## lane 1
// gemm_mem
module gemm_mem(
  input wire clk,
  input wire rst,
  input wire out_rdy,
  input wire v0__read_req_rdy,
  input wire [31:0] v0__read_resp,
  input wire v0__read_resp_vld,
  input wire v0__write_completion_vld,
  input wire v0__write_req_rdy,
  input wire [31:0] v0_in,
  input wire v0_in_vld,
  input wire v1__read_req_rdy,
  input wire [31:0] v1__read_resp,
  input wire v1__read_resp_vld,
  input wire v1__write_completion_vld,
  input wire v1__write_req_rdy,
  input wire [31:0] v1_in,
  input wire v1_in_vld,
  input wire [31:0] C_rd_data,
  output wire [31:0] out,
  output wire out_vld,
  output wire [3:0] v0__read_req,
  output wire v0__read_req_vld,
  output wire v0__read_resp_rdy,
  output wire v0__write_completion_rdy,
  output wire [35:0] v0__write_req,
  output wire v0__write_req_vld,
  output wire v0_in_rdy,
  output wire [3:0] v1__read_req,
  output wire v1__read_req_vld,
  output wire v1__read_resp_rdy,
  output wire v1__write_completion_rdy,
  output wire [35:0] v1__write_req,
  output wire v1__write_req_vld,
  output wire v1_in_rdy,
  output wire [3:0] C_rd_addr,
  output wire C_rd_en,
  output wire [3:0] C_wr_addr,
  output wire [31:0] C_wr_data,
  output wire C_wr_en
);
  function automatic [31:0] smul32b_32b_x_32b (input reg [31:0] lhs, input reg [31:0] rhs);
    reg signed [31:0] signed_lhs;
    reg signed [31:0] signed_rhs;
    reg signed [31:0] signed_result;
    begin
      signed_lhs = $signed(lhs);
      signed_rhs = $signed(rhs);
      signed_result = signed_lhs * signed_rhs;
      smul32b_32b_x_32b = $unsigned(signed_result);
    end
  endfunction
  wire [31:0] literal_11959 = 32'h0000_0000;
  wire [31:0] literal_11836 = 32'h0000_0000;
  wire [31:0] literal_11840 = 32'h0000_0000;
  wire [7:0] literal_11493;
  assign literal_11493 = {2'h0, 2'h3, 2'h2, 2'h1};
  reg ____for_5__last_iter_broke;
  reg ____for_4__last_iter_broke;
  reg ____for_2__last_iter_broke;
  reg ____for_3__last_iter_broke;
  reg [2:0] ____for_5_k;
  reg ____for_6__last_iter_broke;
  reg ____for_1__last_iter_broke;
  ...
Size in the first run: ~3,400 cells after synthesis, ~250 flip-flops, roughly 29,000 sq um of cells after synthesis.
make LEC_CHECK=0 ABC_AREA=0 CAP_MARGIN=20 CORE_MARGIN=2 CORE_UTILIZATION=65 MAX_ROUTING_LAYER=met4 SETUP_SLACK_MARGIN=1.55 SLEW_MARGIN=20 finish   # period 5.21 ns
run.sh (not shown) runs the stock make flow with config.mk's settings and CLKGATE_MAP_FILE=.
Although it ran to completion, lane 1 produced a layout that fails the final checks because of negative setup slack.
What lane 2 does differently from lane 1 at the input level:
Settings: ABC_AREA: 0 -> 1; PLACE_DENSITY: unset -> 0.6; CORE_ASPECT_RATIO: unset -> 1.03; SETUP_SLACK_MARGIN: 1.55 -> unset; the clock period (ns, I/O delays scaled along): 5.21 -> 6.66.
==> comparison <==
- Lane 2: done, clean on timing, DRC and antenna
- Compared with lane 1, lane 2 shows a lower adder-cell share of the synthesized area.
- Lane 1 vs lane 2, end point of the critical path: p1_smul_11826[30] vs p1_smul_11826[22]
- Initial antenna violation count for lane 2: 7 down relative to lane 1
- Synthesized cell count (lane 2 vs. lane 1) increases by more than 10%

* * *

Setup of run 1:
Starting RTL as in the previous note.
clock: 9.0 ns
lec_check: 0
abc_area: 0
cap_margin: 5
cell_pad_in_sites_global_placement: 1
core_margin: 2
core_utilization: 67
gpl_routability_driven: 1
setup_slack_margin: -0.45
slew_margin: 0
tns_end_percent: 45
As the logs show, run 1 stopped at global placement (3_3_place_gp) after a tool error, so it never reached the end of the flow.
[inputs] run 2 vs run 1
- a change of SLEW_MARGIN from 0 to 20
- a deleted CELL_PAD_IN_SITES_GLOBAL_PLACEMENT that had been 1
- a change of CAP_MARGIN from 5 to 20
- a deleted ABC_AREA that had been 0
- a deleted TNS_END_PERCENT that had been 45
- a deleted GPL_ROUTABILITY_DRIVEN that had been 1
- a deleted SETUP_SLACK_MARGIN that had been -0.45
- a change of CORE_UTILIZATION from 67 to 58
- a change of the clock period (ns, I/O delays scaled along) from 9.0 to 4.66
## What came out
The synthesized-area fraction occupied by ao, oa, aoi and oai cells was comparable across run 2 and run 1.
Width of the die was higher in run 2 than in run 1.
Summary of run 2 over run 1: vertical die dimension now sits higher; area of the placeable core has increased; core utilization at floorplan down 9.5 points.
Run 2 and run 1 ended up with nearly the same cell area after technology mapping.
Changes observed in run 2 relative to run 1: post-synthesis sequential area ratio neither gained nor lost much; die size picked up an extra 6800 um^2; cell count listed in synth_stat.txt neither gained nor lost much.
Of run 2 and run 1, not a single run came through the flow clean.
Diff run 1..run 2 | synthesized area divided by synthesized cell count | unchanged
The following lists how run 3 was set up differently from run 2:
- CORE_UTILIZATION now 37, was 58
- CELL_PAD_IN_SITES_DETAIL_PLACEMENT now 1, previously not set
- the clock period (ns, I/O delays scaled along) now 9.0, was 4.66
### Flow results
- Run 3 ran to completion and came out clean on the timing, design-rule and antenna checks.
- Run 2 vs run 3, timing startpoint of the critical path: ____fsm___for_5_loop_state_2[2] vs ____fsm___for_5_loop_state_1[13]
- Going from run 2 to run 3, tightest slew margin relative to the limit grows by 1.4 points.
- Looking at switching share of power, run 3 sits 0.86 points above run 2.
- Total placed instance area, run 3 and run 2: higher on run 2
- Cell count: run 3 higher than run 2
The following lists how run 4 was set up differently from run 3:
- clearing CELL_PAD_IN_SITES_DETAIL_PLACEMENT, which used to be 1
- swapping 37 for 44 in CORE_UTILIZATION
- swapping 9.0 for 5.35 in the clock period (ns, I/O delays scaled along)
Results
Run 3 and run 4: one clean run, run 3; the rest did not finish clean.
Count of clock-buffer cells in the layout delta for run 4 relative to run 3: about 4.3% lower
Of run 3 and run 4, the run reporting the lower post-route core utilization was run 3.
Via count of the routed design for run 4: 433 up relative to run 3
Min post-route clock period utilization across run 3 and run 4: run 3
[compare] base=run 3 new=run 4: standard-cell row count went down about 9%; register fraction of the total cell area went down 0.81 points; average wire length per cell after detail routing went down about 6.4%.
No activity file was given, so power comes from the tool's default toggle rates.
